== lane 1 ==
## complex_multiplier
module complex_multiplier#(parameter INPUT_DATA_WIDTH = 16)
    (
        input  wire                                    i_clk,
        input  wire                                    i_rst,
        input  wire signed [INPUT_DATA_WIDTH-1:0]      i_real_h,
        input  wire signed [INPUT_DATA_WIDTH-1:0]      i_imag_h,
        input  wire signed [INPUT_DATA_WIDTH-1:0]      i_real_y,
        input  wire signed [INPUT_DATA_WIDTH-1:0]      i_imag_y,
        output reg  signed [INPUT_DATA_WIDTH*2:0]      o_real,
        output reg  signed [INPUT_DATA_WIDTH*2:0]      o_imag
    );
Size in the first run: about 7300 cells after synthesis, about 130 I/O pins, about 0.052 mm² of cells after synthesis.
export LEC_CHECK = 0
export ABC_AREA = 1
export CAP_MARGIN = 5
export CELL_PAD_IN_SITES_GLOBAL_PLACEMENT = 0
export CORE_ASPECT_RATIO = 0.92
export CORE_MARGIN = 2
export CORE_UTILIZATION = 72
export CTS_CLUSTER_DIAMETER = 349
export CTS_CLUSTER_SIZE = 39
export PLACE_DENSITY = 0.64
export SETUP_SLACK_MARGIN = -0.34
export SLEW_MARGIN = 35
create_clock -name core_clock -period 3.61 [get_ports {i_clk}]
run.sh (not shown) runs the stock make flow with config.mk's settings and CLKGATE_MAP_FILE=.
Lane 1 did not run to completion, as it errored out during 5_1_grt.
#### Input delta (lane 2 over lane 1)
Settings: CTS_CLUSTER_DIAMETER: 349 -> unset; ABC_AREA: 1 -> unset; PLACE_DENSITY: 0.64 -> unset; SLEW_MARGIN: 35 -> 20; CORE_UTILIZATION: 72 -> 42; CELL_PAD_IN_SITES_GLOBAL_PLACEMENT: 0 -> unset; CTS_CLUSTER_SIZE: 39 -> unset; CAP_MARGIN: 5 -> 20; CORE_ASPECT_RATIO: 0.92 -> unset; SETUP_SLACK_MARGIN: -0.34 -> unset; the clock period (ns, I/O delays scaled along): 3.61 -> 9.0.
==> comparison <==
Lane 2 was carried through to the last stage, and its layout satisfied the timing, design-rule and antenna checks.
Between lane 1 and lane 2, the flow reports mean area per synthesized cell increasing by more than a quarter.
The number of setup buffers added after CTS in lane 2 was lower than what lane 1 gave.
Against lane 1, final estimated routing congestion in global placement in lane 2 fell by a little under 10%.
In lane 2, worst slack at placement is higher than in lane 1.
Die area | lane 2 > lane 1
Delta (lane 2 minus lane 1): total of buffers placed on input and output ports neither gained nor lost much, area of the placeable core picked up an extra about 55%, simple-gate share of the synthesized area lost 5.7 points.
On synthesized cell count, the lower figure sits with lane 2, not lane 1.
Compared with lane 1, lane 2 shows a post-synth area from yosys stat that is 9.9% lower.
#### Input delta (lane 3 over lane 2)
Settings: ABC_AREA newly set to 1; CORE_UTILIZATION changed from 42 to 72; the clock period (ns, I/O delays scaled along) changed from 9.0 to 10.9.
[summary]
A source of the critical timing path of i_imag_h[2] is what lane 2 shows, while i_real_h[15] belongs to lane 3. Lane 3 vs lane 2, minimum setup slack among reg-to-reg paths went up by 3530 ps. Re share of the core filled by cells before placement: lane 2 was lower than lane 3. Die span in x (higher): lane 2.
Here is what was changed in the inputs of lane 4 compared with lane 3.
Settings: CORE_UTILIZATION changed from 72 to 40; ABC_AREA removed (was 1); the clock period (ns, I/O delays scaled along) changed from 10.9 to 5.42.
Findings:
[lane 4] flow finished | final checks: failed | reasons: setup timing
Share of the core filled with cells in the final layout in lane 4 is 21 points below lane 3.
| sequential share of layout area | lane 4 vs lane 3 | 1.0 points lower |
Going from lane 3 to lane 4, routed wire length grew slightly.
Looking at number of cell instances after yosys synthesis, lane 4 sits 2087 lower than lane 3 does.
Core area grows by more than half when moving from lane 3 to lane 4.


complex_multiplier again, from the RTL that the note above started with.
Settings: LEC_CHECK=0, CAP_MARGIN=20, CELL_PAD_IN_SITES_GLOBAL_PLACEMENT=1, CORE_MARGIN=2, CORE_UTILIZATION=72, CTS_CLUSTER_SIZE=54, HOLD_SLACK_MARGIN=0.3, PLACE_DENSITY_LB_ADDON=0.18, SETUP_SLACK_MARGIN=1.64, SLEW_MARGIN=15; clock period 5.55 ns.
The baseline died in 3_1_place_gp_skip_io on FLW-0024.
Edit:
- CELL_PAD_IN_SITES_GLOBAL_PLACEMENT: 1 -> unset
- CORE_UTILIZATION: 72 -> 40
- CTS_CLUSTER_SIZE: 54 -> unset
- HOLD_SLACK_MARGIN: 0.3 -> unset
- PLACE_DENSITY_LB_ADDON: 0.18 -> unset
- SETUP_SLACK_MARGIN: 1.64 -> unset
- SLEW_MARGIN: 15 -> 20
- clock period: 5.55 -> 9.0 ns (I/O delays scaled with it)
What happened:
- With this change the flow produced a clean layout
- synthesized area does not change
- die size grows by 79%
- synthesized cell count stays the same
Edit:
- CORE_UTILIZATION: 40 -> 65
- MAX_ROUTING_LAYER: unset -> met4
- clock period: 9.0 -> 6.89 ns (I/O delays scaled with it)
The new run ran to the end with violations: negative setup slack.
Synthesized cell count is unchanged.
Area after synthesis is unchanged.
Via count grows by 13%.
Edit:
- CORE_UTILIZATION: 65 -> 72
- PLACE_DENSITY: unset -> 0.95
- TNS_END_PERCENT: unset -> 5
Result:
- The new run ended with an error in 5_1_grt
- synthesized area stays the same
- die area came out lower by roughly a tenth
- synthesized cell count stays the same


Starting RTL as in the previous note.
Settings: LEC_CHECK=0, CAP_MARGIN=20, CORE_MARGIN=2, CORE_UTILIZATION=72, CTS_CLUSTER_DIAMETER=363, CTS_CLUSTER_SIZE=97, PLACE_DENSITY=0.38, SLEW_MARGIN=20, TNS_END_PERCENT=10; clock period 5.0 ns.
The starting point completed and failed the layout checks on negative setup slack.
Edit:
ABC_AREA = 1   (was default)
CAP_MARGIN = 5   (was 20)
CTS_CLUSTER_DIAMETER = 270   (was 363)
CTS_CLUSTER_SIZE = 42   (was 97)
HOLD_SLACK_MARGIN = -0.1   (was default)
MAX_ROUTING_LAYER = met4   (was default)
PLACE_DENSITY = 0.64   (was 0.38)
SETUP_SLACK_MARGIN = 0.76   (was default)
TNS_END_PERCENT = default   (was 10)
What happened:
- The changed run did not get past clock tree synthesis (4_1_cts)
- area after synthesis climbs by about 11%
- die area climbs by about 11%
- synthesized cell count climbs by 40%
Edit:
ABC_AREA = default   (was 1)
CAP_MARGIN = 20   (was 5)
CORE_UTILIZATION = 40   (was 72)
CTS_CLUSTER_DIAMETER = default   (was 270)
CTS_CLUSTER_SIZE = default   (was 42)
HOLD_SLACK_MARGIN = default   (was -0.1)
MAX_ROUTING_LAYER = default   (was met4)
PLACE_DENSITY = default   (was 0.64)
SETUP_SLACK_MARGIN = default   (was 0.76)
clock period = 10.0 ns   (was 5.0 ns; I/O delays follow)
The new run completed without violations; synthesized area drops by 9.9%; synthesized cell count went down by 29%; die area goes up by 61%.


## run 1
Starting RTL as in the previous note.
## complex_multiplier
module complex_multiplier#(parameter INPUT_DATA_WIDTH = 16)
    (
        input  wire                                    i_clk,
        input  wire                                    i_rst,
        input  wire signed [INPUT_DATA_WIDTH-1:0]      i_real_h,
        input  wire signed [INPUT_DATA_WIDTH-1:0]      i_imag_h,
        input  wire signed [INPUT_DATA_WIDTH-1:0]      i_real_y,
        input  wire signed [INPUT_DATA_WIDTH-1:0]      i_imag_y,
        output reg  signed [INPUT_DATA_WIDTH*2:0]      o_real,
        output reg  signed [INPUT_DATA_WIDTH*2:0]      o_imag
    );
    reg signed [INPUT_DATA_WIDTH*2-1:0] ac;
    reg signed [INPUT_DATA_WIDTH*2-1:0] ad;
    reg signed [INPUT_DATA_WIDTH*2-1:0] cb;
    reg signed [INPUT_DATA_WIDTH*2-1:0] bd;
    always@(posedge i_clk) begin
        if(i_rst)begin
            o_real <= 0;
            o_imag <= 0;
            ac     <= 0;
            ad     <= 0;
            cb     <= 0;
            bd     <= 0;
        end         
        else begin
            ac <= i_real_h * i_real_y;
            ad <= i_real_h * i_imag_y;
            cb <= i_real_y * i_imag_h;
            bd <= i_imag_h * i_imag_y;
            o_real <= ac - bd;
            o_imag <= ad + cb;
        end
    end
endmodule
clock: 5.0 ns
lec_check: 0
abc_area: 1
cap_margin: 5
core_margin: 2
core_utilization: 72
cts_cluster_diameter: 270
cts_cluster_size: 42
hold_slack_margin: 0.28
max_routing_layer: met4
setup_slack_margin: 0.76
slew_margin: 20
The flow ended early for run 1: it failed with a tool error in clock tree synthesis (4_1_cts).
[inputs] run 2 vs run 1
==> flow/config.mk <==
export PLATFORM = sky130hd
export DESIGN_NAME = complex_multiplier
export DESIGN_NICKNAME = complex_multiplier
export VERILOG_FILES = /design/flow/design.v
export SDC_FILE = /design/flow/constraint.sdc
export NUM_CORES = 4
export LEC_CHECK = 0
export CAP_MARGIN = 30
export CORE_MARGIN = 2
export CORE_UTILIZATION = 72
export MAX_ROUTING_LAYER = met4
export PLACE_DENSITY_LB_ADDON = 0.01
export SLEW_MARGIN = 20
==> flow/constraint.sdc <==
create_clock -name core_clock -period 6.89 [get_ports {i_clk}]
set_input_delay 1.3780 -clock core_clock [delete_from_list [all_inputs] [get_ports {i_clk}]]
set_output_delay 1.3780 -clock core_clock [all_outputs]
set_load 0.01 [all_outputs]
Results
Complete run, failing final checks: run 2, reason setup timing.
Taking run 1 as the reference, in run 2 die outline height decreased 5.0%, area after synthesis decreased 9.9%, routability congestion estimate from global placement decreased 0.085, simple logic cell fraction of the synthesized area decreased 5.7 points.
Pre-CTS setup slack on run 2 is ahead of run 1.
Comparing run 1 and run 2, the lower synthesized-area fraction occupied by adder cells was measured on run 1.
Changes in run 3 relative to run 2:
--- a/flow/config.mk
+++ b/flow/config.mk
@@ -6,8 +6,8 @@
 export NUM_CORES = 4
 export LEC_CHECK = 0
-export CAP_MARGIN = 30
+export ABC_AREA = 1
+export CAP_MARGIN = 20
 export CORE_MARGIN = 2
-export CORE_UTILIZATION = 72
-export MAX_ROUTING_LAYER = met4
-export PLACE_DENSITY_LB_ADDON = 0.01
+export CORE_UTILIZATION = 57
+export CTS_CLUSTER_DIAMETER = 377
 export SLEW_MARGIN = 20
==> flow/constraint.sdc <==
create_clock -name core_clock -period 5.13 [get_ports {i_clk}]
set_input_delay 1.0260 -clock core_clock [delete_from_list [all_inputs] [get_ports {i_clk}]]
set_output_delay 1.0260 -clock core_clock [all_outputs]
set_load 0.01 [all_outputs]
==> comparison <==
The flow completed for run 3, but it is not clean: the layout still shows setup timing.
Run 2 completed end to end; final checks failed (setup timing).
Compare run 2 and run 3 | complex-gate fraction of the synthesized area lower: run 3
| aggregate routed wire length | lower: run 2 |
Count of final max-slew check failures came out exactly the same in run 2 and run 3.
Setup changes, run 3 to run 4
--- a/flow/config.mk
+++ b/flow/config.mk
@@ -6,8 +6,12 @@
 export NUM_CORES = 4
 export LEC_CHECK = 0
-export ABC_AREA = 1
-export CAP_MARGIN = 20
+export CAP_MARGIN = 5
+export CORE_ASPECT_RATIO = 1.35
 export CORE_MARGIN = 2
-export CORE_UTILIZATION = 57
-export CTS_CLUSTER_DIAMETER = 377
+export CORE_UTILIZATION = 72
+export CTS_CLUSTER_DIAMETER = 363
+export CTS_CLUSTER_SIZE = 97
+export PLACE_DENSITY = 0.38
+export SETUP_SLACK_MARGIN = 1.52
 export SLEW_MARGIN = 20
+export TNS_END_PERCENT = 10
--- outcome ---
Run 4 terminated abnormally: global routing (5_1_grt) reported GRT-0232.
Looking at XOR/XNOR share of the synthesized area across run 3 and run 4, the one that comes out lower is run 3.
Taking run 3 as the reference, in run 4 synthesized netlist net count down 2087, cell count listed in synth_stat.txt now sits lower.
In the metrics for run 3 and run 4, the one carrying the lower average cell area after synthesis is run 3.
[compare] base=run 3 new=run 4: mux contribution to synthesized area now larger, quantity of gates resized following cts now smaller, synthesized area now smaller, post-synthesis chip area from yosys now smaller.
Going from run 3 to run 4, count of unique library cells instantiated by Yosys grew by more than 100%.
Of run 3 and run 4, the run reporting the higher adder and majority cell fraction of the synthesized area was run 4.
Synthesized cell count shrinks by more than a quarter when moving from run 3 to run 4.
